==> design/flow/design.v <==
`timescale 1ns / 1ps
module ADD (
    input [31:0] a,
    input [31:0] b,
    output [32:0] sum
);
    assign sum = a + b;
endmodule
module SUB (
    input [31:0] a,
    input [31:0] b,
    output [32:0] diff
);
    assign diff = a - b;
endmodule
module AND (
    input [31:0] a,
    input [31:0] b,
    output [31:0] res
);
    assign res = a & b;
endmodule
module OR (
    input [31:0] a,
    input [31:0] b,
    output [31:0] res
);
    assign res = a | b;
endmodule
module XOR (
    input [31:0] a,
    input [31:0] b,
    output [31:0] res
);
    assign res = a ^ b;
endmodule
module NOT (
    input [31:0] a,
    output [31:0] res
);
    assign res = ~a;
endmodule
module SLA (
    input [31:0] a,
    input  b,
    output [31:0] res
);
    assign res = a << b;
endmodule
module SRA (
    input [31:0] a,
    input  b,
    output [31:0] res
);
    wire [31:0] y,resu;
    assign y = a;
    assign resu = y >> b;
    assign res = {a[31],resu[30:0]};
endmodule
module SRL (
    input [31:0] a,
    input  b,
    output [31:0] res
);
    assign res = a >> b;
endmodule
module ALU (
    input [31:0] a,
    input [31:0] b,
    input [3:0] opcode,
    input en,
    output reg [31:0] res
);
    wire [31:0] ano,oro,xoo,noo,slao,srao,srlo;
    wire [32:0] ado,suo;
    ADD func1(a,b,ado);
    SUB func2(a,b,suo);
    AND func3(a,b,ano);
    OR func4(a,b,oro);
    XOR func5(a,b,xoo);
    NOT func6(a,noo);
    SLA func7(a,b[0],slao);
    SRA func8(a,b[0],srao);
    SRL func9(a,b[0],srlo);
    always @(*) begin
        case(opcode)
            4'b0000: res = ado[31:0];
            4'b0001: res = suo[31:0];
            4'b0010: res = ano;
            4'b0011: res = oro;
            4'b0100: res = xoo;
            4'b0101: res = noo;
            4'b0110: res = slao;
            4'b0111: res = srao;
            4'b1000: res = srlo;
            4'b1001: res = a + 4;
            4'b1010: res = a - 4;
            4'b1011: res = a;
            default: res = 32'd0;
        endcase
    end
endmodule
module regBank (
    input clk,
    input reset,
    input [4:0] rd1,
    input [4:0] rd2,
    input [4:0] wr,
    input [31:0] data_in,
    input we,
    input re1,
    input re2,
    output [31:0] data_out1,
    output [31:0] data_out2,
    input [1:0] incdec
    );
    reg [31:0] regi [1:15];
    reg [31:0] sp;
    wire [31:0] temp = 32'd0;
    always @(posedge clk) begin
        if(we) begin
            if(wr != 5'd0 && wr < 5'd16) regi[wr] <= data_in;
        end
    end
    always @(posedge clk) begin
        if(reset) sp <= 32'd900;
        else if(incdec == 2'b01) begin
            sp <= sp + 32'd4;
        end
        else if(incdec == 2'b10) begin
            sp <= sp - 32'd4;
        end
        else if(we && wr == 5'd16) sp <= data_in;
    end
    function [31:0] rdreg(input [4:0] r);
        if(r == 5'd0 || r > 5'd16) rdreg = 32'd0;
        else if(r == 5'd16) rdreg = sp;
        else rdreg = regi[r[3:0]];
    endfunction
    assign data_out1 = re1 ? rdreg(rd1) : temp;
    assign data_out2 = re2 ? rdreg(rd2) : temp;
endmodule
module CheckReg (
    input clk,
    input re,
    input we,
    input [31:0] data_in,
    output [31:0] data_out
);
    reg [31:0] data;
    wire [31:0] temp = 32'd0;
    always @(posedge clk) begin
        if(we) data <= data_in;
    end
    assign data_out = re ? data : temp;
endmodule
module CheckRegR (
    input clk,
    input reset,
    input re,
    input we,
    input [31:0] data_in,
    output [31:0] data_out
);
    reg [31:0] data;
    wire [31:0] temp = 32'd0;
    always @(posedge clk) begin
        if(reset) data <= 32'd0;
        else if(we) data <= data_in;
    end
    assign data_out = re ? data : temp;
endmodule
module regdecoder (
    input [31:0] ir,
    output [4:0] rd1,
    output [4:0] rd2,
    output [4:0] wr
);
    assign rd1 = (ir[31:28] == 4'b0101 || ir[31:28] == 4'b0111)?5'b10000:ir[27:23];
    assign rd2 = (ir[31:28] == 4'b0110)?5'd16:(ir[31:28] == 4'b0101)?ir[27:23]:ir[22:18];
    assign wr = (ir[31:28] == 0) ? ir[17:13] : (ir[31:28] == 4'b0101)?ir[27:23]:ir[22:18];
endmodule
`timescale 1ns / 1ps
module signextend1 (
    input [13:0] imm1,
    input en,
    output [31:0] extout
);
    assign extout = imm1[13] ? {18'b111111111111111111,imm1} : {18'd0,imm1};
endmodule
module signextend2 (
    input [27:0] imm2,
    input en,
    output [31:0] extout
);
    assign extout = imm2[27] ? {{2'b11,imm2},{2'b00}} : {{2'd0,imm2},2'b00}; 
endmodule
module signextend3 (
    input [8:0] shamt,
    input en,
    output [31:0] extout
);
    assign extout = shamt[8] ? {23'b11111111111111111111111,shamt} : {23'd0,shamt};
endmodule
module signextend4 (
    input [18:0] shamt1,
    input en,
    output [31:0] extout
);
    assign extout = shamt1[18] ? {11'b11111111111,shamt1,2'd0} : {11'd0,shamt1,2'd0};
endmodule
module pcselect (
    input [31:0] lmdo,npco,
    input select,
    output [31:0] pco
);
    assign pco = (select == 1'b1) ? lmdo : npco;
endmodule
module Mux2_1 (
    input [31:0] in1,
    input [31:0] in2,
    input sel,
    output [31:0] out
);
    assign out = sel ? in2 : in1;
endmodule
module Mux4_1 (
    input [31:0] in1,
    input [31:0] in2,
    input [31:0] in3,
    input [31:0] in4,
    input [1:0] sel,
    output [31:0] out
);
    assign out = (sel == 2'b00) ? in1 : (sel == 2'b01) ? in2 : (sel == 2'b10) ? in3 : in4;
endmodule
`timescale 1ns / 1ps
module incr (
    input [31:0] in,
    output [31:0] out
);
    assign out = in + 4;
endmodule
module conditionb (
    input [31:0] val,
    input [2:0] cond,
    output flag
);
    assign flag = (cond == 3'b000) ? 1'b0 : (cond == 3'b001) ? (val[31] ) ? 1'b1 : 1'b0 : (cond == 3'b010) ? (val[31] == 0) ? 1'b1 : 1'b0 : (cond == 3'b011) ? (val == 0 ) ? 1'b1 : 1'b0 : 1'b1;
endmodule
`timescale 1ns / 1ps
module controlunit (
    input clk,
    input en,
    input reset,
    input [31:0] ir,
    output reg pcre,pcwe,npcre,npcwe,regbwe,regbre1,regbre2,sgen,alumux1sel,alumux2sel,aluoutre,aluoutwe,Are,Awe,Bre,Bwe,dmemwe,lmdre,lmdwe,reginmuxsel,irwe,
    output reg [1:0] immmuxsel,
    output reg [3:0] alusel,
    output reg [2:0] cond,
    output reg [1:0] incdec,
    output reg swap,select,
    output halted
);
    reg [3:0] mainstate;
    reg [3:0] substate;
    reg [31:0] irst;
    assign halted = (mainstate == 4'd12);
    always @(posedge clk) begin
        if(reset) begin
            mainstate <= 4'd0;
            substate <= 4'd0;
            {pcre,pcwe,npcre,npcwe,regbwe,regbre1,regbre2,sgen,alumux1sel,alumux2sel,aluoutre,aluoutwe,Are,Awe,Bre,Bwe,dmemwe,lmdre,lmdwe,reginmuxsel,irwe} <= 21'd0;
            immmuxsel <= 2'd0;
            alusel <= 4'd0;
            cond <= 3'd0;
            incdec <= 2'd0;
            swap <= 1'b0;
            select <= 1'b0;
        end
        else begin
        case (mainstate)
            4'd0: begin
                if(en) begin
                pcre <= 1;
                npcwe <= 1;
                irwe <= 1;
                mainstate <= 4'd1;
                end
            end 
            4'd1: begin
                pcre <= 1;
                npcwe <= 0;
                irwe <= 0;
                mainstate <= 4'd2;
                select <= 1'd0;
            end
            4'd2: begin
                irst <= ir;
                if(ir[31:28] == 4'b1000) mainstate <= 4'd4;
                else mainstate <= ir[31:28] + 3;
                pcre <= 0;
            end
            4'd3: begin
                case (substate)
                    4'd0: begin
                        regbwe <= 0;
                        regbre1 <= 1;
                        regbre2 <= 1;
                        substate <= 4'd1;
                        sgen <= 1'b1;
                        Awe <= 1;
                        Bwe <= 1;
                        immmuxsel <= 2'b10;
                    end 
                    4'd1: begin
                        regbre1 <= 0;
                        regbre2 <= 0;
                        substate <= 4'd2;
                        Awe <= 0;
                        Bwe <= 0;
                        Are <= 1;
                        Bre <= 1;
                        alumux1sel <= 0;
                        alumux2sel <= 0;
                        alusel <= irst[3:0];
                    end
                    4'd2: begin
                        substate <= 4'd3;
                        aluoutwe <= 1;
                    end
                    4'd3: begin
                        substate <= 4'd4;
                        aluoutwe <= 0;
                        aluoutre <= 1;
                        reginmuxsel <= 1;
                        cond <= 3'b000;
                        npcre <= 1;
                        pcwe <= 1;
                        regbwe <= 1;
                    end
                    4'd4: begin
                        substate <= 4'd0;
                        mainstate <= 4'd0;
                        aluoutre <= 0;
                        reginmuxsel <= 0;
                        cond <= 3'b000;
                        npcre <= 0;
                        pcwe <= 0;
                        regbwe <= 0;
                    end
                    default: 
                    substate <= 4'd0;
                endcase
            end
            4'd4: begin
                case (substate)
                    4'd0: begin
                        regbwe <= 0;
                        regbre1 <= 1;
                        regbre2 <= 0;
                        substate <= 4'd1;
                        sgen <= 1'b1;
                        Awe <= 1;
                        Bwe <= 0;
                        immmuxsel <= 2'b00;
                    end
                    4'd1: begin
                        regbre1 <= 0;
                        substate <= 4'd2;
                        Awe <= 0;
                        Are <= 1;
                        alumux1sel <= 0;
                        alumux2sel <= 1;
                        alusel <= irst[3:0];
                    end
                    4'd2: begin
                        substate <= 4'd3;
                        aluoutwe <= 1;
                    end
                    4'd3: begin
                        substate <= 4'd4;
                        aluoutwe <= 0;
                        aluoutre <= 1;
                        reginmuxsel <= 1;
                        cond <= 3'b000;
                        npcre <= 1;
                        pcwe <= 1;
                        regbwe <= 1;
                    end
                    4'd4: begin
                        substate <= 4'd0;
                        mainstate <= 4'd0;
                        aluoutre <= 0;
                        reginmuxsel <= 0;
                        cond <= 3'b000;
                        npcre <= 0;
                        pcwe <= 0;
                        regbwe <= 0;
                    end
                    default:
                    substate <= 4'd0;
                endcase
            end 
            4'd5 : begin
                case (substate)
                    4'd0: begin
                        regbwe <= 0;
                        regbre1 <= 1;
                        regbre2 <= 1;
                        substate <= 4'd1;
                        sgen <= 1'b1;
                        Awe <= 1;
                        Bwe <= 1;
                        immmuxsel <= 2'b00;
                    end
                    4'd1: begin
                        regbre1 <= 0;
                        regbre2 <= 0;
                        substate <= 4'd2;
                        Awe <= 0;
                        Are <= 1;
                        Bwe <= 0;
                        Bre <= 1;
                        alumux1sel <= 0;
                        alumux2sel <= 1;
                        alusel <= 4'd0;
                    end
                    4'd2: begin
                        substate <= 4'd3;
                        aluoutwe <= 1;
                    end
                    4'd3: begin
                        aluoutwe <= 0;
                        aluoutre <= 1;
                        cond <= 3'b000;
                        npcre <= 1;
                        pcwe <= 1;
                        if(irst[0]==0) begin
                            substate <= 4'd4;
                            lmdwe <= 1'b1;
                            lmdre <= 1'b1;
                            reginmuxsel <= 1'b0;
                        end
                        else begin
                            substate <= 4'd5;
                            dmemwe <= 1'b1;
                        end
                    end
                    4'd4: begin
                        lmdwe <= 1'b0;
                        regbwe <= 1'b1;
                        substate <= 4'd6;
                    end
                    4'd5: begin
                        dmemwe <= 1'b0;
                        regbwe <= 1'b0;
                        substate <= 4'd6;
                    end
                    4'd6: begin
                        substate <= 4'd0;
                        mainstate <= 4'd0;
                        aluoutre <= 0;
                        cond <= 3'b000;
                        npcre <= 0;
                        pcwe <= 0;
                        regbwe <= 0;
                    end
                    default:
                    substate <= 4'd0;
                endcase
            end
            4'd6 : begin
                case (substate)
                    4'd0: begin
                        sgen <= 1'b1;
                        regbwe <= 0;
                        immmuxsel <= 2'b01;
                        substate <= 4'd1;
                        npcre <= 1'b1;
                        alumux1sel <= 1'b1;
                        alumux2sel <= 1'b1;
                        alusel <= 4'd0;
                        aluoutwe <= 1'b1;
                    end 
                    4'd1: begin
                        substate <= 4'd2;
                        aluoutwe <= 0;
                        aluoutre <= 1'b1;
                        cond <= 3'b100;
                        pcwe <= 1'b1;
                        regbwe <= 1'b0;
                    end
                    4'd2: begin
                        substate <= 4'd0;
                        aluoutre <= 0;
                        cond <= 3'b000;
                        npcre <= 0;
                        pcwe <= 0;
                        regbwe <= 0;
                        mainstate <= 4'd0;
                    end
                    default: 
                    substate <= 4'd0;
                endcase
            end
            4'd7: begin
                case (substate)
                    4'd0: begin
                        regbwe <= 0;
                        regbre1 <= 1;
                        regbre2 <= 0;
                        substate <= 4'd1;
                        sgen <= 1'b1;
                        Awe <= 1;
                        Bwe <= 0;
                        immmuxsel <= 2'b11;
                    end
                    4'd1: begin
                        regbre1 <= 0;
                        substate <= 4'd2;
                        npcre <= 1'b1;
                        Awe <= 0;
                        Are <= 1;
                        alumux1sel <= 1;
                        alumux2sel <= 1;
                        alusel <= 4'd0;
                        aluoutwe <= 1'b1;
                        cond <= irst[2:0] + 1;
                    end
                    4'd2: begin
                        substate <= 4'd3;
                        aluoutwe <= 0;
                        aluoutre <= 1'b1;
                        pcwe <= 1'b1;
                        regbwe <= 1'b0;
                    end
                    4'd3: begin
                        substate <= 4'd0;
                        aluoutre <= 0;
                        cond <= 3'b000;
                        npcre <= 0;
                        pcwe <= 0;
                        regbwe <= 0;
                        mainstate <= 4'd0;
                    end
                    default: 
                    substate <= 4'd0;
                endcase
            end
            4'd8: begin
                case (substate)
                    4'd0: begin
                        regbwe <= 0;
                        regbre1 <= 0;
                        regbre2 <= 1;
                        Awe <= 0;
                        Bwe <= 1;
                        if(irst[0] == 1'b0) begin
                        incdec <= 2'b10;
                        substate <= 4'd1;
                        end
                        else begin
                        incdec <= 2'b01;
                        substate <= 4'd2;
                        end
                    end
                    4'd1: begin
                        regbre2 <= 0;
                        substate <= 4'd3;
                        Are <= 1;
                        aluoutwe <= 1'b0;
                        regbre1 <= 1'b1;
                        Awe <= 1'b1;
                        alumux1sel <= 1'b0;
                        alusel <= 4'b1001;
                        incdec <= 2'b00;
                        Bwe <= 1'b0;
                    end
                    4'd3: begin
                        regbre2 <= 0;
                        substate <= 4'd4;
                        Are <= 1;
                        aluoutwe <= 1'b1;
                        regbre1 <= 1'b0;
                        Awe <= 1'b0;
                    end
                    4'd4: begin
                        substate <= 4'd5;
                        aluoutre <= 1'b1;
                        Bre <= 1;
                        dmemwe <= 1'b1;
                        npcre <= 1'b1;
                        pcwe <= 1'b1;
                        cond <= 3'b000;
                    end
                    4'd5: begin
                        substate <= 4'd0;
                        mainstate <= 4'd0;
                        aluoutre <= 0;
                        dmemwe <= 1'b0;
                        npcre <= 0;
                        pcwe <= 0;
                        cond <= 3'b000;
                    end
                    4'd2: begin
                        regbre2 <= 0;
                        substate <= 4'd6;
                        Are <= 1;
                        aluoutwe <= 1'b0;
                        regbre1 <= 1'b1;
                        Awe <= 1'b1;
                        alumux1sel <= 1'b0;
                        alusel <= 4'b1011;
                        incdec <= 2'b00;
                    end
                    4'd6: begin
                        regbre2 <= 0;
                        substate <= 4'd7;
                        Are <= 1;
                        aluoutwe <= 1'b1;
                        regbre1 <= 1'b0;
                        Awe <= 1'b0;
                    end
                    4'd7: begin
                        substate <= 4'd8;
                        aluoutre <= 1'b1;
                        Bre <= 0;
                        npcre <= 1'b1;
                        pcwe <= 1'b1;
                        cond <= 3'b000;
                        lmdwe <= 1'b1;
                    end
                    4'd8: begin
                        substate <= 4'd9;
                        aluoutre <= 0;
                        npcre <= 0;
                        pcwe <= 0;
                        cond <= 3'b000;
                        lmdwe <= 1'b0;
                        lmdre <= 1'b1;
                        reginmuxsel <= 1'b0;
                        regbwe <= 1'b1;
                    end
                    4'd9: begin
                        substate <= 4'd0;
                        mainstate <= 4'd0;
                        lmdre <= 1'b0;
                        reginmuxsel <= 1'b0;
                        regbwe <= 1'b0;
                        cond <= 3'b000;
                        npcre <= 0;
                        pcwe <= 0;
                        Bwe <= 0;
                    end
                    default: 
                    substate <= 4'd0;
                endcase
            end
            4'd9: begin
                case (substate)
                    4'd0: begin
                        incdec <= 2'b00;
                        regbwe <= 0;
                        substate <= 4'd1;
                        sgen <= 1'b1;
                        npcre <= 1'b1;
                    end 
                    4'd1: begin
                        substate <= 4'd2;
                        regbre2 <= 1'b1;
                        Awe <= 1;
                        Bwe <= 1;
                        alumux1sel <= 1'b1;
                        alusel <= 4'b1011;
                        Are <= 1'b1;
                        Bre <= 1'b1;
                        incdec <= 2'b00;
                    end
                    4'd2: begin
                        substate <= 4'd3;
                        aluoutwe <= 1'b1;
                        aluoutre <= 1'b1;
                        regbre1 <= 1'b0;
                        Awe <= 1'b0;
                        Bwe <= 1'b0;
                    end
                    4'd3: begin
                        substate <= 4'd4;
                        aluoutwe <= 1'b0;
                        aluoutre <= 1'b1;
                        swap <= 1'b1;
                        dmemwe <= 1'b1;
                    end
                    4'd4: begin
                        substate <= 4'd5;
                        aluoutre <= 1;
                        dmemwe <= 1'b1;
                        swap <= 1'b1;
                        npcre <= 1'b1;
                        pcwe <= 1'b0;
                        cond <= 3'b000;
                    end
                    4'd5: begin
                        swap <= 0;
                        dmemwe <= 0;
                        substate <= 4'd6;
                        npcre <= 1'b1;
                        cond <= 3'b000;
                        sgen <= 1'b1;
                        immmuxsel <= 2'b01;
                        alumux1sel <= 1'b1;
                        alumux2sel <= 1'b1;
                        alusel <= 4'b0000;
                        aluoutwe <= 1'b1;
                        aluoutre <= 1'b1;
                        incdec <= 2'b10;
                    end
                    4'd6: begin
                        substate <= 4'd7;
                        aluoutwe <= 1'b0;
                        aluoutre <= 1'b1;
                        Awe <= 1'b0;
                        Bwe <= 1'b0;
                        cond <= 3'b100;
                        regbwe <= 1'b0;
                        pcwe <= 1'b1;
                        incdec <= 2'b00;
                    end
                    4'd7: begin
                        substate <= 4'd0;
                        aluoutre <= 0;
                        cond <= 3'b000;
                        npcre <= 0;
                        pcwe <= 0;
                        regbwe <= 0;
                        mainstate <= 4'd0;
                    end
                    default:
                    substate <= 4'd0; 
                endcase
            end
            4'd10: begin
                case (substate)
                    4'd0: begin
                        substate <= 4'd1;
                        regbre1 <= 1'b1;
                        Awe <= 1'b1;
                        Are <= 1'b1;
                        alumux1sel <= 1'b0;
                        alusel <= 4'b1001;
                        incdec <= 2'b00;
                    end
                    4'd1: begin
                        substate <= 4'd2;
                        aluoutwe <= 1'b1;
                        aluoutre <= 1'b1;
                        regbre1 <= 1'b0;
                        Awe <= 1'b0;
                        incdec <= 2'b01;
                    end
                    4'd2: begin
                        substate <= 4'd3;
                        aluoutwe <= 1'b0;
                        aluoutre <= 1'b1;
                        regbre2 <= 1'b0;
                        Bwe <= 1'b0;
                        Bre <= 1'b0;
                        incdec <= 2'b00;
                        lmdwe <= 1'b1;
                    end
                    4'd3: begin
                        substate <= 4'd4;
                        aluoutre <= 0;
                        lmdwe <= 1'b0;
                        lmdre <= 1'b1;
                        reginmuxsel <= 1'b0;
                        regbwe <= 1'b0;
                        select <= 1'b1;
                        cond <= 3'b000;
                        npcre <= 1'b1;
                        pcwe <= 1'b1;
                    end
                    4'd4: begin
                        substate <= 4'd0;
                        mainstate <= 4'd0;
                        lmdre <= 1'b0;
                        select <= 1'b0;
                        pcwe <= 0;
                    end
                    default: 
                    substate <= 4'd0;
                endcase
            end
            4'd12: begin
                mainstate <= mainstate;
            end
            4'd13: begin
                case (substate)
                    4'd0: begin
                        cond <= 3'b000;
                        npcre <= 1'b1;
                        pcwe <= 1'b1;
                        substate <= 4'd1;
                    end 
                    4'd1: begin
                        substate <= 0;
                        mainstate <= 0;
                        npcre <= 0;
                        pcwe <= 0;
                    end
                    default: 
                    substate <= 4'd0;
                endcase
            end
        endcase
    end
    end
endmodule
`timescale 1ns / 1ps
module topmodule (
    input clk,
    input en,reset,
    output [31:0] imem_addr,
    input  [31:0] imem_rdata,
    output [31:0] dmem_addr,
    output [31:0] dmem_wdata,
    output dmem_we,
    input  [31:0] dmem_rdata,
    output halted
);
    wire pcre,pcwe,npcre,npcwe,regbwe,regbre1,regbre2,sgen,alumux1sel,alumux2sel,aluoutre,aluoutwe,Are,Awe,Bre,Bwe,dmemwe,lmdre,lmdwe,reginmuxsel,irwe,swap,select;
    wire [1:0] immmuxsel,incdec;
    wire [3:0] alusel;
    wire [2:0] cond;
    wire [31:0] ir;
    controlunit cu(clk,en,reset,ir,pcre,pcwe,npcre,npcwe,regbwe,regbre1,regbre2,sgen,alumux1sel,alumux2sel,aluoutre,aluoutwe,Are,Awe,Bre,Bwe,dmemwe,lmdre,lmdwe,reginmuxsel,irwe,immmuxsel,alusel,cond,incdec,swap,select,halted);
    datapath dp(clk,reset,pcre,pcwe,npcre,npcwe,regbwe,regbre1,regbre2,sgen,alumux1sel,alumux2sel,aluoutre,aluoutwe,Are,Awe,Bre,Bwe,dmemwe,lmdre,lmdwe,reginmuxsel,irwe,immmuxsel,cond,alusel,ir,incdec,swap,select,
                imem_addr,imem_rdata,dmem_addr,dmem_wdata,dmem_we,dmem_rdata);
endmodule
`timescale 1ns / 1ps
module datapath (
    input clk,
    input reset,
    input pcre,pcwe,npcre,npcwe,regbwe,regbre1,regbre2,sgen,alumux1sel,alumux2sel,aluoutre,aluoutwe,Are,Awe,Bre,Bwe,dmemwe,lmdre,lmdwe,reginmuxsel,irwe,
    input [1:0] immmuxsel,
    input[2:0] cond,
    input [3:0] alusel,
    output [31:0] dpout,
    input [1:0] incdec,
    input swap,select,
    output [31:0] imem_addr,
    input  [31:0] imem_rdata,
    output [31:0] dmem_addr,
    output [31:0] dmem_wdata,
    output dmem_we,
    input  [31:0] dmem_rdata
);
    wire [4:0] rd1,rd2,wr;
    wire flag;
    wire [31:0] pcdatout,npcout,pcplus4,irout,inst,regbdata_out1,regbdata_out2,sg1out,sg2out,sg3out,sg4out,siexval,alumux1out,alumux2out,aluresult,aluoutout,Aout,Bout,dmemout,pcdatin,lmdout,regbdata_in,pcin;
    CheckRegR pc(clk,reset,pcre,pcwe,pcdatin,pcdatout);
    incr pcp4(pcdatout,pcplus4);
    CheckReg npc(clk,npcre,npcwe,pcplus4,npcout);
    assign imem_addr = pcdatout;
    assign inst = imem_rdata;
    assign dpout = inst;
    CheckReg ir(clk,1'b1,irwe,inst,irout);
    regdecoder rd(irout,rd1,rd2,wr);
    regBank regb(clk,reset,rd1,rd2,wr,regbdata_in,regbwe,regbre1,regbre2,regbdata_out1,regbdata_out2,incdec);
    CheckReg A(clk,Are,Awe,regbdata_out1,Aout);
    CheckReg B(clk,Bre,Bwe,regbdata_out2,Bout);
    signextend1 sg1(irout[17:4],sgen,sg1out);
    signextend2 sg2(irout[27:0],sgen,sg2out);
    signextend3 sg3(irout[12:4],sgen,sg3out);
    signextend4 sg4(irout[22:4],sgen,sg4out);
    Mux4_1 immmux(sg1out,sg2out,sg3out,sg4out,immmuxsel,siexval);
    Mux2_1 alumux1(Aout,npcout,alumux1sel,alumux1out);
    Mux2_1 alumux2(Bout,siexval,alumux2sel,alumux2out);
    ALU alu(alumux1out,alumux2out,alusel,1'b1,aluresult);
    CheckReg aluout(clk,aluoutre,aluoutwe,aluresult,aluoutout);
    assign dmem_addr = swap ? Bout : aluoutout;
    assign dmem_wdata = swap ? aluoutout : Bout;
    assign dmem_we = dmemwe;
    assign dmemout = dmem_rdata;
    CheckReg LMD(clk,lmdre,lmdwe,dmemout,lmdout);
    conditionb cdb(Aout,cond,flag);
    Mux2_1 pcmux(npcout,aluoutout,flag,pcin);
    pcselect selector(lmdout,pcin,select,pcdatin);
    Mux2_1 reginmux(lmdout,aluoutout,reginmuxsel,regbdata_in);
endmodule
==> design/flow/run.sh <==
#!/bin/bash
# the make line also repeats each setting of config.mk as NAME=value (left out here)
make -C /OpenROAD-flow-scripts/flow DESIGN_CONFIG=/design/flow/config.mk WORK_HOME=/design/flow/orfs CLKGATE_MAP_FILE= finish
==> design/flow/config.mk <==
export PLATFORM = sky130hd
export DESIGN_NAME = topmodule
export DESIGN_NICKNAME = topmodule
export VERILOG_FILES = /design/flow/design.v
export SDC_FILE = /design/flow/constraint.sdc
export NUM_CORES = 4
export LEC_CHECK = 0
export CAP_MARGIN = 5
export CORE_MARGIN = 2
export CORE_UTILIZATION = 71
export CTS_CLUSTER_SIZE = 43
export HOLD_SLACK_MARGIN = -0.09
export MAX_ROUTING_LAYER = met4
export PLACE_DENSITY = 0.65
export SLEW_MARGIN = 20
==> design/flow/constraint.sdc <==
create_clock -name core_clock -period 4.5 [get_ports {clk}]
set_input_delay 0.9000 -clock core_clock [delete_from_list [all_inputs] [get_ports {clk}]]
set_output_delay 0.9000 -clock core_clock [all_outputs]
set_load 0.01 [all_outputs]
==> results.yml, run 1 <==
# flow metrics
logic_synthesis:
  edf_count: 676
  common_cells: "edfxtp_1, o21ai_0, nand2_1, clkbuf_1, mux2i_1"
  synth_area_per_cell_sq_um: 9.90
  xor_share_pct: 2.22
  synth-seq-cells: 787
  yosysTopAreaCellShare_pct: 42.8
  mux_area_share_pct: 6.64
  ys_seq_share_pct: 47.5
  synth_cells: 4789
  synth_area_sq_um: 47400
  yosys-top-cells-area: "edfxtp_1, mux2i_1, o21ai_0"
  synthArstFlopShare_pct: 0
  synthSimpleGateAreaFrac_pct: 12.5
  ys_warn_count: 5
  yosysMostFrequentCell: "edfxtp_1"
  ys_chip_area_sq_um: 47400
  top_area_cell: "edfxtp_1"
  flop_cell: "edfxtp_1"
  ys_sh_aoi_pct: 23.0
  netlist_logic_family_top: "AND-OR/OR-AND gates"
  synthDistinctLibCells: 102
  fa_ha_area_share_pct: 3.59
  yosys_cells: 4789
  fp_nets: 4991
floorplan:
  fp_util_pct: 71.9
  die_w_microns: 262
  core_sq_um: 66000
  die_area_sq_um: 68900
  rows: 94
  die_h_microns: 262
  io_pins: 165
placement:
  dpl-instance-area_sq_um: 52200
  place_congestion: 1.10
  port_buffers: 164
  dp_hpwl_microns: 123000
outcome:
  status: "did not finish"
  lastStage: "5_1_grt"
clocking:
  cts_sinks: 787
  h-tree-depth: 3
  cts_max_path_buffers: 3
  root_buffer: "clkbuf_16"
  hold_buffers: 0
  cts_made_buffers: 83
[timing repair]
item | in CTS
gates cloned | 0
pin swaps | 40
buffers inserted | 10
resized | 53
endpoints found under the setup margin | 13
[through the flow]
stage / setup TNS, ns / hold slack, ns / std cells / power, mW / setup slack [ns]
4_1_cts: -1.32 / 0.482 / 5991 / 30.1 / -0.253
3_3_place_gp: -3.12 / 0.446 / 5828 / 22.3 / -0.387
3_5_place_dp: -4.02 / 0.473 / 5828 / 22.6 / -0.478
2_1_floorplan: 0 / 0.442 / 4789 / 17.3 / 0.00824
==> run 2: changes to the inputs <==
Settings changed: CAP_MARGIN 5 to 20, CORE_UTILIZATION 71 to 66, CTS_CLUSTER_SIZE 43 to 37, HOLD_SLACK_MARGIN -0.09 to unset, PLACE_DENSITY 0.65 to unset, SETUP_SLACK_MARGIN set to -0.3.
Clock period 4.5 ns to 4.0 ns, I/O delays scaled along.
==> results.yml, run 2 <==
# synthesis and place-and-route metrics
floorplan:
  core_sq_um: 71400
  die_h_microns: 272
  fp_util_pct: 66.5
  io_pins: 165
  die_area_sq_um: 74000
  rows: 98
  die_w_microns: 272
outcome:
  violations: "negative setup slack"
  status: "complete, but fails checks"
critical_path:
  reg2reg_slack_ns: -0.83
  start_kind: "register"
  endpoint_kind: "register"
  worst-path-buf-inv: 3
  r2r-end: "dp.aluout.data[27]"
  max_stage_delay_ns: 0.47
  worstPathMaxFanout: 8
  cp_slowest_cell: "or4_4"
  cp-endpoint: "dp.aluout.data[27]"
  r2r-start: "cu.immmuxsel[2]"
  crit_chain: "buf_12 -> or3_4 -> o221ai_4 -> o21ai_4 -> nor4_4 -> nand4_1 -> buf_4 -> or4_4 -> o21ai_2 -> xnor2_1 -> ha_1 -> and3_4 -> and3_1 -> a32o_2 -> o21bai_1 -> nor3b_4 -> buf_4 -> o21ai_1 -> a211o_1 -> nand4_1 -> o211ai_1"
  critPathKind: "reg -> reg"
  reg2regPathDepth: 21
  critPathTopFamily: "simple AND/OR/NAND/NOR gates"
  crit_cells: 21
  critPathArrivalTime_ns: 5.21
  cp.required_ns: 4.38
  worstSetupStartpoint: "cu.immmuxsel[2]"
global_routing:
  grt_first_pass_wirelength_microns: 283000
  gr-usage-all-layers_pct: 52.3
  overflow: 0
  grt_pass1_vias: 44972
  grt_antenna_before_repair: 6
  grt_start_max_net_pins: 149
route:
  wl_per_cell_microns: 30.8
  dr_total_vias: 47440
  ant_nets: 0
  route.detailed.drc: 0
  wirelength_microns: 193000
  dr.pass1.iters: 11
  drtIter0Drc: 9363
  viasPerCell: 7.59
clocking:
  h-tree-depth: 3
  hold_buffers: 0
  cts_made_buffers: 84
  clk_pin_slew_worst_paths_ns: 0.06
  clock_latency_ns: 0.72
  cts_sinks: 787
  root_buffer: "clkbuf_16"
  cts_max_path_buffers: 3
  cts_tree: "yes"
logic_synthesis:
  netlist_logic_family_top: "AND-OR/OR-AND gates"
  fp_nets: 4991
  ys_seq_share_pct: 47.5
  ys_warn_count: 5
  yosys_cells: 4789
  synth_cells: 4789
  yosysTopAreaCellShare_pct: 42.8
  mux_area_share_pct: 6.64
  synth_area_per_cell_sq_um: 9.90
  ys_sh_aoi_pct: 23.0
  synthSimpleGateAreaFrac_pct: 12.5
  ys_chip_area_sq_um: 47400
  xor_share_pct: 2.22
  synthArstFlopShare_pct: 0
  edf_count: 676
  fa_ha_area_share_pct: 3.59
  common_cells: "edfxtp_1, o21ai_0, nand2_1, clkbuf_1, mux2i_1"
  yosys-top-cells-area: "edfxtp_1, mux2i_1, o21ai_0"
  flop_cell: "edfxtp_1"
  synth_area_sq_um: 47400
  synthDistinctLibCells: 102
  synth-seq-cells: 787
  yosysMostFrequentCell: "edfxtp_1"
  top_area_cell: "edfxtp_1"
pwr:
  p_seq_share_pct: 29.8
  p_clk_share_pct: 22.3
  power.switching_mw: 14.6
  pg_comb_mw: 17.3
  power_per_cell_area_nw_per_um2: 631
  vdd_drop_max_mv: 0.509
  p_int_mw: 21.5
  swShare_pct: 40.4
  maxPowerGroup: "combinational logic"
  leakagePower_nw: 20.1
  p_seq_mw: 10.8
  pg_clk_mw: 8.05
  power.share.combinational_pct: 47.9
min_path:
  hold_start: "dp.pc.data[0]"
  hp-class: "reg -> reg"
  min_path_cells: 2
  hold_end: "dp.pc.data[0]"
run:
  cap_viol_max_count: 0
  tool_warnings: 82
timing:
  setup_ws_ns: -0.834
  worst_pin_slew_ns: 1.21
  clock_skew_ns: 0.0911
  timing.hold.ws_ns: 0.487
  setup_viol: 32
  report.final.slew_viol_count: 0
  tns_ns: -10.01
  timing.fmax_mhz: 207
  final.period_utilization_pct: 121
  finalCriticalPeriod_ns: 4.83
  grt_setup_unrepaired: "yes"
  finalHoldViolations: 0
  relSlewSlack_pct: 19.6
placement:
  dpl_worst_slack_ns: -1.02
  place_congestion: 1.06
  dpl-instance-area_sq_um: 53700
  port_buffers: 164
  dp_hpwl_microns: 124000
layout:
  final_area_sq_um: 57200
  nNetsFinal: 5424
  areaGrowthSynthToFinish_pct: 20.7
-- run 2: stage by stage --
stage                     power, mW  utilization, %  instances
after global placement         25.8            75.2       6060
after global routing           37.1            80.2       6247
final                          36.1            80.2       6248
after detailed placement       26.1            75.2       6060
after floorplan                19.5               -       4789
after CTS                      34.5            79.5       6224
-- run 2: cell type report --
| class | count | area (sq um) |
|---|---|---|
| inverter | 116 | 437 |
| antenna | 5 | 12.5 |
| clock buffer | 116 | 2300 |
| sequential | 787 | 22500 |
| fill | 4125 | 14100 |
| clock inverter | 41 | 502 |
| multi-input combinational | 3462 | 23600 |
| timing repair buffer | 771 | 6690 |
| tap | 950 | 1190 |
-- run 2: repair_timing --
item                                    4_1_cts  5_1_grt
cloned                                        0        0
gates resized                                49       77
endpoints found under the setup margin       18       20
pin swaps                                    20       55
buffers inserted                              8       27
-- run 2: per-layer routing --
metal	track usage, %	wire length [microns]	vias up
li1	-	-	19339
met1	64.7	64200	21759
met2	76.0	81700	5005
met3	14.8	31000	1337
met4	32.0	15800	0
met5	-	0	-
==> run 3: changes to the inputs <==
Settings changed: CORE_UTILIZATION 66 to 40, CTS_CLUSTER_SIZE 37 to unset, MAX_ROUTING_LAYER met4 to unset, PLACE_DENSITY set to 0.6, SETUP_SLACK_MARGIN -0.3 to unset.
Clock period 4.0 ns to 5.5 ns, I/O delays scaled along.
==> results.yml, run 3 <==
# synthesis and place-and-route metrics
min_path:
  hold_end: "dp.pc.data[0]"
  min_path_cells: 2
  hold_start: "dp.pc.data[0]"
  hp-class: "reg -> reg"
layout:
  nFillCells: 10894
  instances_no_fill: 6443
  nNetsFinal: 5030
  areaGrowthSynthToFinish_pct: 14.9
route:
  wl_per_cell_microns: 28.5
  viasPerCell: 6.53
  ant_nets: 0
  route.detailed.drc: 0
  dr_total_vias: 42102
  drtIter0Drc: 5616
  dr.pass1.iters: 6
  wirelength_microns: 184000
timing:
  setup_viol: 0
  report.final.slew_viol_count: 0
  timing.fmax_mhz: 189
  clock_skew_ns: 0.0427
  final.period_utilization_pct: 96.4
  finalCriticalPeriod_ns: 5.30
  worst_pin_slew_ns: 1.09
  finalHoldViolations: 0
  relSlewSlack_pct: 25.7
  tns_ns: 0
  setup_ws_ns: 0.197
logic_synthesis:
  synthSimpleGateAreaFrac_pct: 12.5
  xor_share_pct: 2.22
  fa_ha_area_share_pct: 3.59
  mux_area_share_pct: 6.64
  synth_area_per_cell_sq_um: 9.90
  yosysMostFrequentCell: "edfxtp_1"
  edf_count: 676
  yosys_cells: 4789
  top_area_cell: "edfxtp_1"
  synth-seq-cells: 787
  ys_chip_area_sq_um: 47400
  synth_cells: 4789
  ys_seq_share_pct: 47.5
  ys_sh_aoi_pct: 23.0
  common_cells: "edfxtp_1, o21ai_0, nand2_1, clkbuf_1, mux2i_1"
  yosysTopAreaCellShare_pct: 42.8
  synthArstFlopShare_pct: 0
  ys_warn_count: 5
  netlist_logic_family_top: "AND-OR/OR-AND gates"
  yosys-top-cells-area: "edfxtp_1, mux2i_1, o21ai_0"
  flop_cell: "edfxtp_1"
  synthDistinctLibCells: 102
  fp_nets: 4991
  synth_area_sq_um: 47400
pwr:
  power.switching_mw: 9.96
  p_int_mw: 14.4
  power.share.combinational_pct: 42.2
  p_seq_mw: 7.85
  p_seq_share_pct: 32.3
  swShare_pct: 41.0
  pg_clk_mw: 6.19
  maxPowerGroup: "combinational logic"
  pg_comb_mw: 10.3
  p_clk_share_pct: 25.4
  leakagePower_nw: 18.0
  vdd_drop_max_mv: 0.282
  power_per_cell_area_nw_per_um2: 446
critical_path:
  critPathKind: "reg -> reg"
  r2r-end: "dp.aluout.data[26]"
  crit_cells: 19
  reg2regPathDepth: 19
  crit_top_cell: "a21oi_1"
  cp-endpoint: "dp.aluout.data[26]"
  start_kind: "register"
  reg2reg_slack_ns: 0.20
  r2r-start: "cu.immmuxsel[2]"
  crit_chain: "buf_4 -> inv_2 -> a21oi_1 -> o22a_1 -> inv_1 -> nor3_2 -> nand3_1 -> o41a_1 -> xnor2_1 -> ha_1 -> a21o_1 -> a21oi_1 -> o21ai_0 -> o41ai_2 -> a21oi_1 -> a41o_1 -> and2_1 -> or4b_1 -> nand3_1"
  worst-path-buf-inv: 3
  endpoint_kind: "register"
  cp_slowest_cell: "or4b_1"
  worstSetupStartpoint: "cu.immmuxsel[2]"
  critPathArrivalTime_ns: 5.86
  cp.required_ns: 6.06
  max_stage_delay_ns: 0.51
  worstPathMaxFanout: 12
  critPathTopFamily: "AND-OR/OR-AND gates"
floorplan:
  io_pins: 165
  rows: 126
  die_h_microns: 348
  die_w_microns: 348
  die_area_sq_um: 121000
  fp_util_pct: 40.3
  core_sq_um: 118000
global_routing:
  gr-usage-all-layers_pct: 29.3
  grt_pass1_vias: 39557
  grt_start_max_net_pins: 129
  grt_antenna_before_repair: 5
  grt_first_pass_wirelength_microns: 266000
  overflow: 0
clocking:
  cts_max_path_buffers: 3
  cts_tree: "yes"
  cts_made_buffers: 90
  clk_pin_slew_worst_paths_ns: 0.06
  cts_sinks: 787
  clock_latency_ns: 0.71
  root_buffer: "clkbuf_16"
  h-tree-depth: 3
placement:
  port_buffers: 164
  dpl_worst_slack_ns: 0.143
  dp_cells: 6269
  place_congestion: 0.995
  dp_hpwl_microns: 127000
run:
  cap_viol_max_count: 0
  tool_warnings: 68
outcome:
  status: "no timing/DRC/antenna violations"
[run 3: repair_timing]
| item | CTS | global route |
|---|---|---|
| setup buffers | 0 | 1 |
| hold buffers | 0 | 0 |
| setup endpoints to repair | 0 | 9 |
| gates resized | 0 | 7 |
[run 3: cell type report]
type,count,area (sq um),share of cell area (%)
clock buffer,116,2400,4.41
antenna,4,10.0,0.0184
inverter,116,437,0.801
clock inverter,51,634,1.16
tap,1536,1920,3.53
timing repair buffer,371,3480,6.38
sequential,787,22500,41.4
multi-input combinational,3462,23100,42.3
[run 3: per-stage QoR]
step / hold slack [ns] / cell area (sq um) / utilization, % / power (mW)
final: 0.479 / 54500 / 46.3 / 24.3
after global routing: 0.512 / 54500 / 46.3 / 25.3
after CTS: 0.478 / 54400 / 46.2 / 24.0
after detailed placement: 0.469 / 51400 / 43.6 / 17.8
after global placement: 0.467 / 51400 / 43.6 / 17.8
after floorplan: 0.442 / 47400 / - / 14.2
[run 3: per-layer routing]
layer / vias to the layer above / track usage [%] / wire (microns)
li1: 18538 / - / -
met1: 20635 / 40.6 / 75500
met2: 2516 / 45.2 / 81200
met3: 409 / 5.00 / 18700
met4: 4 / 12.0 / 8210
met5: - / 0 / 27
==> run 4: changes to the inputs <==
Settings changed: ABC_AREA set to 1, CAP_MARGIN 20 to 25, CELL_PAD_IN_SITES_DETAIL_PLACEMENT set to 1, CELL_PAD_IN_SITES_GLOBAL_PLACEMENT set to 2, CORE_ASPECT_RATIO set to 0.98, CORE_MARGIN 2 to 5, CORE_UTILIZATION 40 to 72, CTS_CLUSTER_DIAMETER set to 96, GPL_ROUTABILITY_DRIVEN set to 1, GPL_TIMING_DRIVEN set to 1, MIN_ROUTING_LAYER set to met1, PLACE_DENSITY 0.6 to unset, PLACE_DENSITY_LB_ADDON set to 0.08, SETUP_SLACK_MARGIN set to 0.11, SLEW_MARGIN 20 to 10, TNS_END_PERCENT set to 80.
Clock period 5.5 ns to 6.21 ns, I/O delays scaled along.
==> results.yml, run 4 <==
# flow metrics
floorplan:
  core_sq_um: 67000
  die_area_sq_um: 72900
  die_w_microns: 273
  fp_util_pct: 72.6
  rows: 94
  die_h_microns: 267
logic_synthesis:
  ys_warn_count: 5
  fa_ha_area_share_pct: 3.50
  flop_cell: "edfxtp_1"
  yosys_cells: 6019
  ys_sh_aoi_pct: 21.4
  ys_seq_share_pct: 46.3
  fp_nets: 6221
  mux_area_share_pct: 0
  edf_count: 676
  common_cells: "nand2_1, o21ai_0, edfxtp_1, nor2_1, inv_1"
  synthArstFlopShare_pct: 0
  xor_share_pct: 1.33
  synthSimpleGateAreaFrac_pct: 19.8
  yosysTopAreaCellShare_pct: 41.7
  yosys-top-cells-area: "edfxtp_1, nand2_1, o21ai_0"
  synth-seq-cells: 787
  top_area_cell: "edfxtp_1"
  synth_area_per_cell_sq_um: 8.09
  synth_area_sq_um: 48700
  yosysMostFrequentCell: "nand2_1"
  netlist_logic_family_top: "AND-OR/OR-AND gates"
  synth_cells: 6019
  ys_chip_area_sq_um: 48700
  synthDistinctLibCells: 71
outcome:
  lastStage: "3_1_place_gp_skip_io"
  status: "did not finish"
  error: "[ERROR FLW-0024] Place density exceeds 1.0 (current PLACE_DENSITY_LB_ADDON =  0.08). Please check if the value of  PLACE_DENSITY_LB_ADDON is between 0 and 0.99."
==> run 5: changes to the inputs <==
Settings changed: ABC_AREA 1 to unset, CAP_MARGIN 25 to 5, CELL_PAD_IN_SITES_DETAIL_PLACEMENT 1 to unset, CELL_PAD_IN_SITES_GLOBAL_PLACEMENT 2 to unset, CORE_ASPECT_RATIO 0.98 to 0.77, CORE_MARGIN 5 to 2, CORE_UTILIZATION 72 to 40, CTS_CLUSTER_DIAMETER 96 to unset, GPL_ROUTABILITY_DRIVEN 1 to unset, GPL_TIMING_DRIVEN 1 to unset, MIN_ROUTING_LAYER met1 to unset, PLACE_DENSITY_LB_ADDON 0.08 to unset, SETUP_SLACK_MARGIN 0.11 to 1.33, SLEW_MARGIN 10 to 20, TNS_END_PERCENT 80 to unset.
Clock period 6.21 ns to 5.5 ns, I/O delays scaled along.
==> results.yml, run 5 <==
# synthesis and place-and-route metrics
outcome:
  status: "no timing/DRC/antenna violations"
critical_path:
  worst-path-buf-inv: 3
  reg2reg_slack_ns: 0.69
  start_kind: "register"
  worstPathMaxFanout: 13
  cp.required_ns: 5.95
  r2r-start: "cu.immmuxsel[0]"
  critPathArrivalTime_ns: 5.25
  critPathTopFamily: "AND-OR/OR-AND gates"
  max_stage_delay_ns: 0.46
  cp_slowest_cell: "or4_4"
  r2r-end: "dp.aluout.data[25]"
  cp-endpoint: "dp.aluout.data[25]"
  crit_cells: 20
  reg2regPathDepth: 20
  worstSetupStartpoint: "cu.immmuxsel[0]"
  critPathKind: "reg -> reg"
  endpoint_kind: "register"
  crit_chain: "buf_4 -> inv_4 -> a21oi_4 -> a221o_2 -> nor4_4 -> nand4_1 -> buf_4 -> or4_4 -> o21ai_2 -> xnor2_1 -> ha_1 -> and3_4 -> and3_4 -> a32o_2 -> o21bai_4 -> nor3b_4 -> o21bai_1 -> a21oi_1 -> xnor2_1 -> a221o_1"
logic_synthesis:
  top_area_cell: "edfxtp_1"
  synthDistinctLibCells: 102
  mux_area_share_pct: 6.64
  ys_sh_aoi_pct: 23.0
  ys_warn_count: 5
  fp_nets: 4991
  yosysTopAreaCellShare_pct: 42.8
  synth-seq-cells: 787
  synth_cells: 4789
  flop_cell: "edfxtp_1"
  yosys_cells: 4789
  yosysMostFrequentCell: "edfxtp_1"
  synthArstFlopShare_pct: 0
  xor_share_pct: 2.22
  yosys-top-cells-area: "edfxtp_1, mux2i_1, o21ai_0"
  common_cells: "edfxtp_1, o21ai_0, nand2_1, clkbuf_1, mux2i_1"
  fa_ha_area_share_pct: 3.59
  ys_chip_area_sq_um: 47400
  netlist_logic_family_top: "AND-OR/OR-AND gates"
  ys_seq_share_pct: 47.5
  synthSimpleGateAreaFrac_pct: 12.5
  synth_area_per_cell_sq_um: 9.90
  synth_area_sq_um: 47400
  edf_count: 676
route:
  wl_per_cell_microns: 28.3
  antennaDiodeCount: 0
  dr_total_vias: 42288
  viasPerCell: 6.46
  drtIter0Drc: 5783
  ant_nets: 0
  wirelength_microns: 185000
  dr.pass1.iters: 8
  route.detailed.drc: 0
placement:
  port_buffers: 164
  dp_cells: 6350
  dpl_worst_slack_ns: 0.132
  place_congestion: 0.984
  dp_hpwl_microns: 127000
  dpl-instance-area_sq_um: 51800
timing:
  report.final.slew_viol_count: 0
  setup_viol: 0
  timing.fmax_mhz: 208
  finalHoldViolations: 0
  clock_skew_ns: 0.0458
  relSlewSlack_pct: 22.5
  tns_ns: 0
  finalCriticalPeriod_ns: 4.81
  grt_setup_unrepaired: "yes"
  final.period_utilization_pct: 87.4
  worst_pin_slew_ns: 1.16
  setup_ws_ns: 0.692
min_path:
  hp-class: "reg -> reg"
  min_path_cells: 2
  hold_start: "dp.pc.data[25]"
  hold_end: "dp.pc.data[25]"
pwr:
  power_mw: 24.9
  swShare_pct: 41.2
  power_per_cell_area_nw_per_um2: 449
  power.share.combinational_pct: 45.5
  p_int_mw: 14.7
  power.switching_mw: 10.3
  p_clk_share_pct: 23.3
  pg_comb_mw: 11.3
  vdd_drop_max_mv: 0.314
  p_seq_share_pct: 31.2
  pg_clk_mw: 5.81
  leakagePower_nw: 18.5
  p_seq_mw: 7.77
  maxPowerGroup: "combinational logic"
clocking:
  cts_max_path_buffers: 3
  root_buffer: "clkbuf_16"
  hold_buffers: 0
  cts_made_buffers: 83
  clock_latency_ns: 0.71
  h-tree-depth: 3
  cts_sinks: 787
  cts_tree: "yes"
  clk_pin_slew_worst_paths_ns: 0.07
global_routing:
  use_met3_pct: 6.24
  overflow: 0
  grt_antenna_before_repair: 2
  grt_use_met2_pct: 42.1
  grt_pass1_vias: 39230
  gr-usage-all-layers_pct: 29.7
  use_met1_pct: 44.6
  grt_first_pass_wirelength_microns: 270000
  grt_start_max_net_pins: 181
  busiest_layer: "met1"
floorplan:
  core_sq_um: 117000
  fp_util_pct: 40.4
  die_h_microns: 306
  die_area_sq_um: 121000
  io_pins: 165
  die_w_microns: 396
  rows: 110
layout:
  areaGrowthSynthToFinish_pct: 17.0
  nNetsFinal: 5113
  instances_no_fill: 6549
  final_area_sq_um: 55500
run:
  cap_viol_max_count: 0
  tool_warnings: 71
-- run 5: final cells by class --
| cell class | count | area, sq um |
|---|---|---|
| inverter | 116 | 443 |
| sequential | 787 | 22500 |
| timing repair inverter | 1 | 7.51 |
| fill | 10952 | 61800 |
| clock inverter | 40 | 459 |
| tap | 1568 | 1960 |
| clock buffer | 115 | 2310 |
| timing repair buffer | 460 | 4120 |
| multi-input combinational | 3462 | 23700 |
-- run 5: what timing repair did --
item / CTS / global route
buffers inserted: 36 / 7
cloned: 1 / 0
endpoints found under the setup margin: 51 / 80
resized: 114 / 27
pin swaps: 43 / 11
-- run 5: routing by layer --
metal  wire (microns)  up-vias
met4             6650        2
li1                 -    18724
met5               13        -
met1            82500    20767
met3            19600      336
met2            76700     2459
-- run 5: stage by stage --
stage | hold slack [ns] | util (%)
after floorplan | 0.442 | -
after global placement | 0.467 | 44.2
after detailed placement | 0.478 | 44.2
after CTS | 0.489 | 47.2
after global routing | 0.522 | 47.3
final | 0.490 | 47.3
==> run 6: changes to the inputs <==
Settings changed: ABC_AREA set to 1, CORE_ASPECT_RATIO 0.77 to unset, CORE_UTILIZATION 40 to 72, CTS_CLUSTER_DIAMETER set to 363, CTS_CLUSTER_SIZE set to 57, HOLD_SLACK_MARGIN set to 0.3, PLACE_DENSITY set to 0.65, SETUP_SLACK_MARGIN 1.33 to unset.
Clock period 5.5 ns to 3.05 ns, I/O delays scaled along.
==> results.yml, run 6 <==
# flow metrics
logic_synthesis:
  yosysMostFrequentCell: "nand2_1"
  top_area_cell: "edfxtp_1"
  synth_area_per_cell_sq_um: 8.09
  yosysTopAreaCellShare_pct: 41.7
  synth_area_sq_um: 48700
  synth_cells: 6019
  common_cells: "nand2_1, o21ai_0, edfxtp_1, nor2_1, inv_1"
  synthArstFlopShare_pct: 0
  ys_warn_count: 5
  fa_ha_area_share_pct: 3.50
  yosys-top-cells-area: "edfxtp_1, nand2_1, o21ai_0"
  synth-seq-cells: 787
  synthDistinctLibCells: 71
  netlist_logic_family_top: "AND-OR/OR-AND gates"
  fp_nets: 6221
  flop_cell: "edfxtp_1"
  xor_share_pct: 1.33
  synthSimpleGateAreaFrac_pct: 19.8
  ys_sh_aoi_pct: 21.4
  mux_area_share_pct: 0
  ys_seq_share_pct: 46.3
  yosys_cells: 6019
  ys_chip_area_sq_um: 48700
  edf_count: 676
outcome:
  status: "did not finish"
  error: "[ERROR GRT-0232] Routing congestion too high. Check the congestion heatmap in the GUI."
  lastStage: "5_1_grt"
placement:
  port_buffers: 164
  dp_hpwl_microns: 140000
  dp_cells: 7384
  place_congestion: 1.32
global_routing:
  overflow: 4
  gr-usage-all-layers_pct: 64.7
floorplan:
  die_w_microns: 264
  core_sq_um: 67000
  io_pins: 165
  rows: 95
  die_h_microns: 264
  fp_util_pct: 72.6
  die_area_sq_um: 69700
clocking:
  cts_max_path_buffers: 3
  cts_made_buffers: 17
  h-tree-depth: 1
  cts_sinks: 787
  root_buffer: "clkbuf_16"
[run 6: repair_timing]
item,CTS
pin swaps,51
cloned,1
hold buffers,0
gates resized,118
setup endpoints to repair,82
setup buffers,24
[run 6: metrics by stage]
stage          util [%]  cell area [sq um]  worst slack [ns]
2_1_floorplan         -              48900            -0.461
3_3_place_gp       84.0              56300            -0.451
3_5_place_dp       84.0              56300            -0.742
4_1_cts            85.5              57300            -0.482
[run 6: routing by layer]
layer / track usage [%] / GRT overflow
met5: 21.3 / 0
met2: 82.3 / 3
met1: 71.9 / 0
met3: 44.2 / 0
met4: 52.4 / 1
==> run 7: changes to the inputs <==
Settings changed: ABC_AREA 1 to unset, CAP_MARGIN 5 to 20, CORE_UTILIZATION 72 to 57, CTS_CLUSTER_DIAMETER 363 to unset, CTS_CLUSTER_SIZE 57 to unset, HOLD_SLACK_MARGIN 0.3 to unset, PLACE_DENSITY 0.65 to unset.
Clock period 3.05 ns to 3.89 ns, I/O delays scaled along.
==> results.yml, run 7 <==
# synthesis and place-and-route metrics
outcome:
  violations: "negative setup slack"
  status: "complete, but fails checks"
logic_synthesis:
  yosysTopAreaCellShare_pct: 42.8
  xor_share_pct: 2.22
  yosys-top-cells-area: "edfxtp_1, mux2i_1, o21ai_0"
  ys_seq_share_pct: 47.5
  mux_area_share_pct: 6.64
  common_cells: "edfxtp_1, o21ai_0, nand2_1, clkbuf_1, mux2i_1"
  yosysMostFrequentCell: "edfxtp_1"
  ys_sh_aoi_pct: 23.0
  yosys_cells: 4789
  fp_nets: 4991
  fa_ha_area_share_pct: 3.59
  synth_cells: 4789
  netlist_logic_family_top: "AND-OR/OR-AND gates"
  edf_count: 676
  ys_warn_count: 5
  synthDistinctLibCells: 102
  synthSimpleGateAreaFrac_pct: 12.5
  ys_chip_area_sq_um: 47400
  flop_cell: "edfxtp_1"
  synth_area_sq_um: 47400
  top_area_cell: "edfxtp_1"
  synthArstFlopShare_pct: 0
  synth-seq-cells: 787
  synth_area_per_cell_sq_um: 9.90
clocking:
  cts_made_buffers: 85
  hold_buffers: 0
  h-tree-depth: 3
  clk_pin_slew_worst_paths_ns: 0.06
  cts_sinks: 787
  cts_tree: "yes"
  clock_latency_ns: 0.67
  root_buffer: "clkbuf_16"
  cts_max_path_buffers: 3
layout:
  nNetsFinal: 5452
  instances_no_fill: 6393
  final_area_sq_um: 57700
  areaGrowthSynthToFinish_pct: 21.6
  final_util_pct: 70.1
critical_path:
  critPathTopFamily: "simple AND/OR/NAND/NOR gates"
  crit_chain: "nand2b_4 -> a21oi_4 -> buf_6 -> a221o_1 -> nor2_4 -> nand4_1 -> buf_6 -> or4_4 -> o21ai_2 -> xnor2_1 -> ha_1 -> and3_4 -> and3_4 -> a32o_2 -> o21bai_4 -> nor3b_4 -> o21bai_1 -> a21oi_1 -> xnor2_1 -> a221o_1"
  cp.required_ns: 4.28
  max_stage_delay_ns: 0.53
  r2r-end: "dp.aluout.data[25]"
  reg2reg_slack_ns: -0.71
  cp_slowest_cell: "or4_4"
  worstSetupStartpoint: "cu.immmuxsel[2]"
  start_kind: "register"
  worstPathMaxFanout: 5
  r2r-start: "cu.immmuxsel[2]"
  endpoint_kind: "register"
  worst-path-buf-inv: 2
  critPathKind: "reg -> reg"
  critPathArrivalTime_ns: 4.98
  cp-endpoint: "dp.aluout.data[25]"
  reg2regPathDepth: 20
  crit_cells: 20
route:
  dr.pass1.iters: 8
  dr_total_vias: 43875
  viasPerCell: 6.86
  drtIter0Drc: 5678
  route.detailed.drc: 0
  wirelength_microns: 179000
  wl_per_cell_microns: 27.9
  ant_nets: 0
global_routing:
  grt_start_max_net_pins: 129
  gr-usage-all-layers_pct: 40.8
  use_met1_pct: 55.8
  grt_pass1_vias: 41369
  overflow: 0
  busiest_layer: "met2"
  grt_first_pass_wirelength_microns: 263000
  use_met3_pct: 6.68
  grt_use_met2_pct: 64.4
  grt_antenna_before_repair: 7
run:
  tool_warnings: 75
  cap_viol_max_count: 0
min_path:
  hold_start: "cu.aluoutwe"
  hp-class: "reg -> reg"
  hold_end: "cu.aluoutwe"
  min_path_cells: 2
timing:
  relSlewSlack_pct: 26.8
  clock_skew_ns: 0.0455
  finalCriticalPeriod_ns: 4.60
  grt_setup_unrepaired: "yes"
  finalHoldViolations: 0
  final.period_utilization_pct: 118
  report.final.slew_viol_count: 0
  timing.fmax_mhz: 218
  timing.hold.ws_ns: 0.457
  setup_ws_ns: -0.706
  worst_pin_slew_ns: 1.10
  setup_viol: 21
placement:
  dpl_worst_slack_ns: -0.956
  dpl-instance-area_sq_um: 54100
  place_congestion: 1.01
  dp_cells: 6200
  port_buffers: 164
  dp_hpwl_microns: 125000
pwr:
  maxPowerGroup: "combinational logic"
  p_int_mw: 22.2
  p_clk_share_pct: 21.4
  pg_comb_mw: 17.8
  power.share.combinational_pct: 48.4
  swShare_pct: 39.5
  p_seq_share_pct: 30.1
  pg_clk_mw: 7.86
  power_per_cell_area_nw_per_um2: 636
  power.switching_mw: 14.5
  vdd_drop_max_mv: 0.552
  p_seq_mw: 11.1
  leakagePower_nw: 20.2
floorplan:
  die_area_sq_um: 85500
  fp_util_pct: 57.7
  rows: 105
  core_sq_um: 82200
  die_w_microns: 292
  die_h_microns: 292
  io_pins: 165
[run 7: final cells by class]
| type | instances | area, sq um |
|---|---|---|
| antenna | 4 | 10.0 |
| clock buffer | 109 | 2270 |
| clock inverter | 47 | 392 |
| fill | 6210 | 24600 |
| inverter | 116 | 437 |
| multi-input combinational | 3462 | 23700 |
| sequential | 787 | 22500 |
| tap | 1070 | 1340 |
| timing repair buffer | 798 | 7020 |
[run 7: repair_timing]
action / 4_1_cts / 5_1_grt
setup endpoints to repair: 21 / 25
pin swaps: 63 / 35
hold endpoints to repair: 0 / 0
resized: 96 / 50
buffers inserted: 26 / 11
[run 7: through the flow]
| stage | setup TNS (ns) | power [mW] |
|---|---|---|
| floorplan | -3.08 | 20.2 |
| global placement | -11.70 | 27.0 |
| detailed placement | -12.10 | 27.1 |
| CTS | -9.17 | 35.7 |
| global route | -13.38 | 38.2 |
| finish | -9.86 | 36.7 |
[run 7: per-layer routing]
metal	vias up	part of all wire [%]
met5	-	0.021
met4	6	4.8
met3	474	11
met2	2793	45
met1	21211	39
li1	19391	-
==> run 8: changes to the inputs <==
Settings changed: CORE_UTILIZATION 57 to 40, PLACE_DENSITY set to 0.6, SETUP_SLACK_MARGIN set to 1.09.
Clock period 3.89 ns to 5.43 ns, I/O delays scaled along.
==> results.yml, run 8 <==
# synthesis and place-and-route metrics
outcome:
  status: "no timing/DRC/antenna violations"
timing:
  finalHoldViolations: 0
  timing.hold.ws_ns: 0.456
  relSlewSlack_pct: 25.3
  finalCriticalPeriod_ns: 4.60
  report.final.slew_viol_count: 0
  clock_skew_ns: 0.0493
  setup_ws_ns: 0.830
  grt_setup_unrepaired: "yes"
  setup_viol: 0
  tns_ns: 0
  final.period_utilization_pct: 84.7
  worst_pin_slew_ns: 1.11
  timing.fmax_mhz: 217
pwr:
  leakagePower_nw: 18.5
  maxPowerGroup: "combinational logic"
  pg_clk_mw: 6.17
  p_clk_share_pct: 24.0
  power.switching_mw: 10.6
  pg_comb_mw: 11.5
  power_per_cell_area_nw_per_um2: 464
  p_int_mw: 15.2
  p_seq_mw: 8.03
  power.share.combinational_pct: 44.8
  p_seq_share_pct: 31.2
  power_mw: 25.7
  swShare_pct: 41.0
  vdd_drop_max_mv: 0.333
logic_synthesis:
  synth_area_per_cell_sq_um: 9.90
  synth_cells: 4789
  ys_seq_share_pct: 47.5
  synth_area_sq_um: 47400
  fp_nets: 4991
  fa_ha_area_share_pct: 3.59
  xor_share_pct: 2.22
  synthSimpleGateAreaFrac_pct: 12.5
  mux_area_share_pct: 6.64
  yosys-top-cells-area: "edfxtp_1, mux2i_1, o21ai_0"
  netlist_logic_family_top: "AND-OR/OR-AND gates"
  yosys_cells: 4789
  edf_count: 676
  synthArstFlopShare_pct: 0
  synthDistinctLibCells: 102
  flop_cell: "edfxtp_1"
  common_cells: "edfxtp_1, o21ai_0, nand2_1, clkbuf_1, mux2i_1"
  top_area_cell: "edfxtp_1"
  yosysMostFrequentCell: "edfxtp_1"
  yosysTopAreaCellShare_pct: 42.8
  synth-seq-cells: 787
  ys_warn_count: 5
  ys_chip_area_sq_um: 47400
  ys_sh_aoi_pct: 23.0
floorplan:
  core_sq_um: 118000
  die_area_sq_um: 121000
  die_h_microns: 348
  io_pins: 165
  die_w_microns: 348
  fp_util_pct: 40.3
  rows: 126
route:
  ant_nets: 0
  wirelength_microns: 184000
  drtIter0Drc: 6025
  dr_total_vias: 42377
  dr.pass1.iters: 7
  route.detailed.drc: 0
  wl_per_cell_microns: 28.3
  viasPerCell: 6.51
critical_path:
  cp_slowest_cell: "or4_4"
  reg2reg_slack_ns: 0.83
  start_kind: "register"
  r2r-end: "dp.aluout.data[25]"
  critPathArrivalTime_ns: 5.07
  crit_top_cell: "xnor2_1"
  critPathTopFamily: "simple AND/OR/NAND/NOR gates"
  worstSetupStartpoint: "cu.immmuxsel[0]"
  critPathKind: "reg -> reg"
  cp.required_ns: 5.90
  crit_chain: "buf_6 -> or3_4 -> o221ai_4 -> o21ai_4 -> nor4_4 -> nand4_1 -> or4_4 -> o21ai_2 -> xnor2_1 -> ha_1 -> and3_4 -> and3_1 -> a32o_2 -> o21bai_4 -> nor3b_4 -> o21bai_1 -> a21oi_1 -> xnor2_1 -> a221o_1"
  worst-path-buf-inv: 1
  endpoint_kind: "register"
  r2r-start: "cu.immmuxsel[0]"
  reg2regPathDepth: 19
  crit_cells: 19
  max_stage_delay_ns: 0.50
  cp-endpoint: "dp.aluout.data[25]"
  worstPathMaxFanout: 7
placement:
  dp_hpwl_microns: 124000
  place_congestion: 1.01
  port_buffers: 164
  dpl_worst_slack_ns: 0.209
global_routing:
  grt_first_pass_wirelength_microns: 268000
  overflow: 0
  gr-usage-all-layers_pct: 29.4
  grt_antenna_before_repair: 7
  grt_start_max_net_pins: 151
  grt_pass1_vias: 39919
clocking:
  cts_sinks: 787
  root_buffer: "clkbuf_16"
  h-tree-depth: 3
  clk_pin_slew_worst_paths_ns: 0.06
  clock_latency_ns: 0.71
  cts_made_buffers: 92
  hold_buffers: 0
  cts_tree: "yes"
  cts_max_path_buffers: 3
run:
  cap_viol_max_count: 0
  tool_warnings: 77
min_path:
  hold_end: "cu.aluoutwe"
  hp-class: "reg -> reg"
  min_path_cells: 2
  hold_start: "cu.aluoutwe"
layout:
  final_util_pct: 47.1
  areaGrowthSynthToFinish_pct: 17.0
  nNetsFinal: 5094
run 8: layer usage:
layer | vias to the layer above | wire length, microns | global-route usage (%) | part of all wire [%]
met1 | 20828 | 74500 | 40.2 | 40
met3 | 412 | 19100 | 5.35 | 10
met2 | 2466 | 81700 | 45.4 | 44
met4 | 2 | 8830 | 12.8 | 4.8
li1 | 18669 | - | - | -
met5 | - | 13 | 0 | 0.0071
run 8: timing repair:
action / 4_1_cts / 5_1_grt
pin swaps: 58 / 47
setup buffers: 48 / 20
endpoints found under the setup margin: 25 / 22
cloned: 1 / 1
resized: 86 / 66
run 8: final cells by class:
cell class	count	area [sq um]
antenna	1	2.50
clock buffer	121	2500
clock inverter	50	492
fill	10840	62300
inverter	116	442
multi-input combinational	3462	23700
sequential	787	22600
tap	1536	1920
timing repair buffer	433	3940
run 8: metrics by stage:
step,std cells,area [sq um]
2_1_floorplan,4789,47500
3_3_place_gp,6262,51300
3_5_place_dp,6262,51300
4_1_cts,6482,55000
5_1_grt,6505,55500
6_report,6506,55500
Power and IR drop assume default switching activity.
